== violet ==
==> flow/design.v <==
module alu #(
    parameter INST_W = 4,
    parameter INT_W  = 6,
    parameter FRAC_W = 10,
    parameter DATA_W = INT_W + FRAC_W
)(
    input                      i_clk,
    input                      i_rst_n,
    input                      i_in_valid,
    output                     o_busy,
    input         [INST_W-1:0] i_inst,
    input  signed [DATA_W-1:0] i_data_a,
    input  signed [DATA_W-1:0] i_data_b,
    output                     o_out_valid,
    output        [DATA_W-1:0] o_data
);
localparam SADD = 4'd0;  
localparam SSUB = 4'd1;  
localparam SMUL = 4'd2;  
localparam SACC = 4'd3;  
localparam SOFT = 4'd4;  
localparam XOR = 4'd5;   
localparam ARSH = 4'd6;  
localparam LROT = 4'd7;  
localparam CLZ = 4'd8;   
localparam RM4 = 4'd9;   
localparam MEM_H = 16;   
integer i;
localparam RANGE1 = 6'b100000;
localparam RANGE2 = 6'b010000;
localparam RANGE3 = 6'b001000;
localparam RANGE4 = 6'b000100;
localparam RANGE5 = 6'b000010;
localparam RANGE6 = 6'b000001;
localparam WAIT = 1'b0;
localparam EXE = 1'b1;
reg signed [DATA_W-1:0] comb_result; 
reg [DATA_W-1:0] rot_result; 
reg [DATA_W-1:0] add_sub_result;
reg signed [DATA_W+3:0] acc_result20;
reg signed [DATA_W-1:0] acc_result;
reg signed [DATA_W:0] add_sub_result17;
reg [DATA_W-1:0] arsh_result;
reg [2*DATA_W-1:0] lrot_base;
reg [DATA_W-1:0] lrot_result;
reg [4:0] clz_result;
reg [12:0] rm4_result;
reg [7:0] clz8;
reg [3:0] clz4;
wire [5:0] soft_range;
reg signed [DATA_W-1:0] soft_result;
reg [DATA_W-1:0] o_data_buffer;
reg busy_buffer;
reg ovalid_buffer;
reg [INST_W-1:0] inst_buffer;
reg signed [DATA_W-1:0] data_a_buffer;
reg signed [DATA_W-1:0] data_b_buffer;
reg signed [DATA_W+3:0] acc_mem [MEM_H-1:0];     
reg cs, ns;
always @(posedge i_clk or negedge i_rst_n) begin
    if(!i_rst_n) begin
        for (i=0; i<16; i=i+1) begin
            acc_mem[i] <= 20'd0;
        end
    end
    else if (inst_buffer == SACC)begin
        acc_mem[data_a_buffer[3:0]] <= acc_result20;
    end
end
always @(posedge i_clk or negedge i_rst_n) begin
    if(!i_rst_n) begin
        cs <= WAIT;
    end
    else begin
        cs <= ns;
    end
end
always @(*) begin
    if (cs == WAIT) begin
        ns = (i_in_valid) ? EXE : WAIT;
    end
    else begin
        ns = WAIT;
    end
end
always @(posedge i_clk or negedge i_rst_n) begin
    if(!i_rst_n) begin
        busy_buffer <= 1'b0;
        ovalid_buffer <= 1'b0;
        inst_buffer <= 4'd0;
        o_data_buffer <= 16'd0;
        data_a_buffer <= 16'd0;
        data_b_buffer <= 16'd0;
    end
    else begin
        inst_buffer <= i_inst;
        o_data_buffer <= comb_result;
        data_a_buffer <= i_data_a;
        data_b_buffer <= i_data_b;
        if (cs == WAIT) begin
            busy_buffer <= (i_in_valid) ? 1'b1 : 1'b0;
            ovalid_buffer <= 1'b0;
        end
        else begin
            busy_buffer <= 1'b0;
            ovalid_buffer <= 1'b1;
        end
    end
end
assign o_data = o_data_buffer;
assign o_out_valid = ovalid_buffer;
assign o_busy = busy_buffer;
assign soft_range[5] = data_a_buffer >= 16'sh0800;                                      
assign soft_range[4] = (data_a_buffer >= 16'sh0000) && (data_a_buffer < 16'sh0800);     
assign soft_range[3] = (data_a_buffer >= 16'shfc00) && (data_a_buffer < 16'sh0000);     
assign soft_range[2] = (data_a_buffer >= 16'shf800) && (data_a_buffer < 16'shfc00);     
assign soft_range[1] = (data_a_buffer >= 16'shf400) && (data_a_buffer < 16'shf800);     
assign soft_range[0] = (data_a_buffer < 16'shf400);                                     
always @(*) begin
    comb_result = 16'd0;
    case(inst_buffer)
        SADD : begin
            comb_result = add_sub_result;
        end
        SSUB : begin
            comb_result = add_sub_result;
        end 
        SMUL : begin
            comb_result = S_mul(data_a_buffer, data_b_buffer);
        end
        SACC : begin
            comb_result = acc_result;
        end
        SOFT : begin
            comb_result = soft_result;
        end
        XOR : begin
            comb_result = data_a_buffer ^ data_b_buffer;
        end
        ARSH : begin
            comb_result = arsh_result;
        end
        LROT : begin
            comb_result = lrot_result;
        end
        CLZ : begin
            comb_result = (clz_result[4]) ? 16'h0010 : {12'b0, clz_result[3:0]};
        end
        RM4 : begin
            comb_result = {3'd0,rm4_result};
        end
    endcase
end
always @(*) begin
    acc_result20 = (acc_mem[data_a_buffer[3:0]] + data_b_buffer);
    if (acc_result20 > 20'sh07fff) begin
        acc_result = 16'h7fff;
    end
    else if (acc_result20 < 20'shf8000) begin
        acc_result = 16'h8000;
    end
    else begin
        acc_result = acc_result20[DATA_W-1:0];
    end
end
always @(*) begin
    add_sub_result17 = (inst_buffer[0]) ? (data_a_buffer - data_b_buffer) : (data_a_buffer + data_b_buffer);
    if (!add_sub_result17[DATA_W]) begin  
        add_sub_result = (add_sub_result17 > 17'sh07fff) ? 16'h7fff : add_sub_result17[DATA_W-1:0];  
    end
    else begin   
        add_sub_result = (add_sub_result17 < 17'sh18000) ? 16'h8000 : add_sub_result17[DATA_W-1:0];
    end
end
always @(*) begin
    soft_result = 16'd0;
    case (soft_range)
        RANGE1 : begin               
            soft_result = data_a_buffer;                                                                     
        end 
        RANGE2 : begin                           
            soft_result = dev3($signed({data_a_buffer, 1'b0}) + 18'sh00800);     
        end
        RANGE3 : begin
            soft_result = dev3($signed(({data_a_buffer[DATA_W-1], data_a_buffer})) + 18'sh00800);          
        end
        RANGE4 : begin
            soft_result = dev9($signed({data_a_buffer, 1'b0}) + 18'sh01400);     
        end
        RANGE5 : begin
            soft_result = dev9($signed({data_a_buffer[DATA_W-1], data_a_buffer}) + 18'sh00c00);          
        end
        RANGE6 : begin
            soft_result = 16'd0;                                                                     
        end
    endcase
end
always @(*) begin
    arsh_result = data_a_buffer >>> data_b_buffer[4:0];
end
always @(*) begin
    lrot_base = {2{data_a_buffer}};
    lrot_result = lrot_base[(5'd16-data_b_buffer[4:0])+:DATA_W];
end
always @(*) begin
    clz_result[4] = (~|data_a_buffer);
    clz_result[3] = (~|data_a_buffer[15:8]);
    clz8 = (clz_result[3]) ? data_a_buffer[7:0] : data_a_buffer[15:8];
    clz_result[2] = (~|clz8[7:4]);
    clz4 = (clz_result[2]) ? clz8[3:0] : clz8[7:4];
    clz_result[1] = (~|clz4[3:2]);
    clz_result[0] = (clz_result[1]) ? ~clz4[1] : ~clz4[3];
end
always @(*) begin
    for (i=0; i<13; i=i+1) begin
        rm4_result[i] = data_a_buffer[i+:4] == data_b_buffer[(15-i)-:4];
    end
end
function automatic [DATA_W-1:0] S_mul;
    input signed [DATA_W-1:0] data_a;
    input signed [DATA_W-1:0] data_b;
    reg signed [2*DATA_W-1:0] mul_result;
    begin
        mul_result = data_a * data_b;
        if (!mul_result[2*DATA_W-1]) begin
            if (mul_result > 32'sh01fffc00) begin
                S_mul = 16'h7fff;  
            end
            else begin
                S_mul = (mul_result[9]) ? mul_result[25:10] + 16'sd1 : mul_result[25:10];   
            end
        end
        else begin
            if (mul_result < 32'shfe000000) begin
                S_mul = 16'h8000;   
            end
            else begin
                S_mul = (mul_result[9]) ? mul_result[25:10] + 16'sd1 : mul_result[25:10];   
            end
        end
    end
endfunction
localparam EXT_BIT = 10;
function automatic [DATA_W-1:0] dev3;
    input signed [17:0] devident;        
    reg signed [EXT_BIT+17:0] ext_devident;
    reg signed [EXT_BIT+17:0] Q0;
    reg signed [EXT_BIT+17:0] Q1;
    reg signed [EXT_BIT+17:0] Q2;
    reg signed [EXT_BIT+17:0] Q3, Q3_plus1;
    begin
        ext_devident = {devident, 10'b0};            
        Q0 = ((ext_devident >> 2) + ext_devident) >> 2;
        Q1 = (Q0 + ext_devident) >> 1;
        Q2 = ((Q1 >> 6) + Q1);
        Q3 = ((Q2 >> 12) + Q2) >> 1;
        Q3_plus1 = Q3 + $signed({18'h00001,10'b0});   
        dev3 = (Q3[EXT_BIT-1]) ? Q3_plus1[EXT_BIT+15:EXT_BIT] : Q3[EXT_BIT+15:EXT_BIT];
    end
endfunction
function automatic [DATA_W-1:0] dev9;
    input signed [17:0] devident;
    reg signed [EXT_BIT+17:0] ext_devident;
    reg signed [EXT_BIT+17:0] Q0;
    reg signed [EXT_BIT+17:0] Q1;
    reg signed [EXT_BIT+17:0] Q2;
    reg signed [EXT_BIT+17:0] Q3, Q3_plus1;
    begin
        ext_devident = {devident, 10'b0};    
        Q0 = ((ext_devident >> 1) + ext_devident) >> 1;
        Q1 = (Q0 + ext_devident) >> 1;
        Q2 = ((Q1 >> 6) + Q1);
        Q3 = ((Q2 >> 12) + Q2) >> 3;
        Q3_plus1 = Q3 + $signed({18'h00001,10'b0});   
        dev9 = (Q3[EXT_BIT-1]) ? Q3_plus1[EXT_BIT+15:EXT_BIT] : Q3[EXT_BIT+15:EXT_BIT];
    end
endfunction
endmodule
clock: 3.09 ns
lec_check: 0
cap_margin: 20
core_margin: 2
core_utilization: 70
cts_cluster_diameter: 307
cts_cluster_size: 46
hold_slack_margin: -0.09
setup_slack_margin: 0.37
slew_margin: 20
run.sh (not shown) runs the stock make flow with config.mk's settings and CLKGATE_MAP_FILE=.
In the summary table, violet is marked failed, with error GRT-0116 raised in global routing.
The following lists how fjord was set up differently from violet:
Settings: an added TNS_END_PERCENT of 10; a change of CTS_CLUSTER_SIZE from 46 to 16; a change of CORE_UTILIZATION from 70 to 72; a deleted HOLD_SLACK_MARGIN that had been -0.09; a change of SETUP_SLACK_MARGIN from 0.37 to 0.91; a change of CTS_CLUSTER_DIAMETER from 307 to 295; a change of the clock period (ns, I/O delays scaled along) from 3.09 to 4.96.
==> results <==
- Diff fjord..violet | top-level I/O count | negligible
- fjord against violet; placed cell area is down slightly.
- On overall die area: between fjord and violet, it ends up higher for violet.
- fjord vs violet: worst-case setup slack after placement up
- fjord did not finish; a tool error ended it in global routing.
- Cell area after technology mapping came out exactly the same in fjord and violet.
## Diff of input files: raven against fjord
Settings: putting PLACE_DENSITY at 0.41 where nothing was set; swapping 295 for 335 in CTS_CLUSTER_DIAMETER; putting MIN_ROUTING_LAYER at met1 where nothing was set; clearing SETUP_SLACK_MARGIN, which used to be 0.91; putting GPL_TIMING_DRIVEN at 1 where nothing was set; putting GPL_ROUTABILITY_DRIVEN at 0 where nothing was set; putting MAX_ROUTING_LAYER at met5 where nothing was set; swapping 20 for 5 in CAP_MARGIN; putting ABC_AREA at 1 where nothing was set; clearing CTS_CLUSTER_SIZE, which used to be 16; clearing TNS_END_PERCENT, which used to be 10; swapping 72 for 57 in CORE_UTILIZATION; swapping 4.96 for 7.58 in the clock period (ns, I/O delays scaled along).
### Flow results
- STATUS run=raven STAGES=ALL_DONE FINAL_CHECKS=FAILED CAUSE=negative setup slack
- Portion of the post-synthesis area used by sequential elements was higher in the run labelled fjord.
- Post-CTS repair timing setup buffer count: lower on raven
- Flop and latch count out of synthesis: fjord vs raven identical
## Diff of input files: willow against raven
Settings: PLACE_DENSITY: 0.41 -> unset; HOLD_SLACK_MARGIN: unset -> -0.08; CORE_UTILIZATION: 57 -> 70; CTS_CLUSTER_DIAMETER: 335 -> 269; the clock period (ns, I/O delays scaled along): 7.58 -> 9.92.
## What came out
The flow did not stop early for willow: all stages ran, and the layout cleared the timing, DRC and antenna checks.
raven → willow: met3 wire length rose 12%, setup slack climbed 1.15 ns, part of the cycle the worst path needs has decreased.
Going from raven to willow, maximum frequency shrinks by about 13%.
Biggest cell delay along the critical path: raven and willow compared, lower one is willow
On final count of negative-setup-slack endpoints, the higher figure sits with raven, not willow.
Area growth from synthesis to layout sits lower in willow than in raven.
willow ended up with a higher clock network area share than raven did.
When the final numbers for raven and willow were put side by side, the routed wire length turned out to be smaller in willow.
Changes in maple relative to willow:
Settings: putting PLACE_DENSITY at 0.66 where nothing was set; swapping 0 for 1 in GPL_ROUTABILITY_DRIVEN; swapping met5 for met4 in MAX_ROUTING_LAYER; clearing HOLD_SLACK_MARGIN, which used to be -0.08; swapping 70 for 72 in CORE_UTILIZATION; swapping 269 for 335 in CTS_CLUSTER_DIAMETER; swapping 9.92 for 8.77 in the clock period (ns, I/O delays scaled along).
==> comparison <==
Setup slack on the worst flop-to-flop path (higher): willow
Changes observed in maple relative to willow: tally of clock buffers in the finished layout went down, final layout net count went up, share of the clock period used by the worst path after layout increased 7.7 points, global-route track usage on met2 rose 8.7 points.
Looking only at finished layout cell area, and setting everything else aside, the higher value of maple and willow goes to maple.
Met3 track demand over resource: higher on maple
willow: PASS, flow complete, no timing, DRC or antenna violations
Ran to the end and failed final checks on negative setup slack: maple.
Diff willow -> maple | largest net degree at the start of global routing | up by more than half
Buffer share of cell area, maple and willow: smaller value in willow
> inputs changed (maple -> nickel)
Settings: CTS_CLUSTER_DIAMETER now 398, was 335; GPL_TIMING_DRIVEN no longer set, was 1; CAP_MARGIN now 20, was 5; MAX_ROUTING_LAYER no longer set, was met4; CTS_CLUSTER_SIZE now 10, previously not set; TNS_END_PERCENT now 10, previously not set; GPL_ROUTABILITY_DRIVEN no longer set, was 1; PLACE_DENSITY now 0.37, was 0.66; SETUP_SLACK_MARGIN now 0.91, previously not set; MIN_ROUTING_LAYER no longer set, was met1; HOLD_SLACK_MARGIN now 0.29, previously not set; the clock period (ns, I/O delays scaled along) now 4.96, was 8.77.
Findings:
The layout from maple, despite a flow that completed every stage, fails the layout checks, with the failing checks listed as negative setup slack. nickel did not make it past clock tree synthesis, where a tool error ended it. In nickel relative to maple, placed wire-length estimate after detailed placement had gone up by more than a quarter. From maple to nickel, total of flip-flops plus latches after synthesis did not move at all. Chip width: maple vs nickel — no meaningful difference. nickel against maple: weighted congestion reported at the end of routability-driven placement now sits higher, cell count after placement now sits higher, placed standard-cell area now sits higher, simple-gate portion of the synthesized area now sits at about the same level.
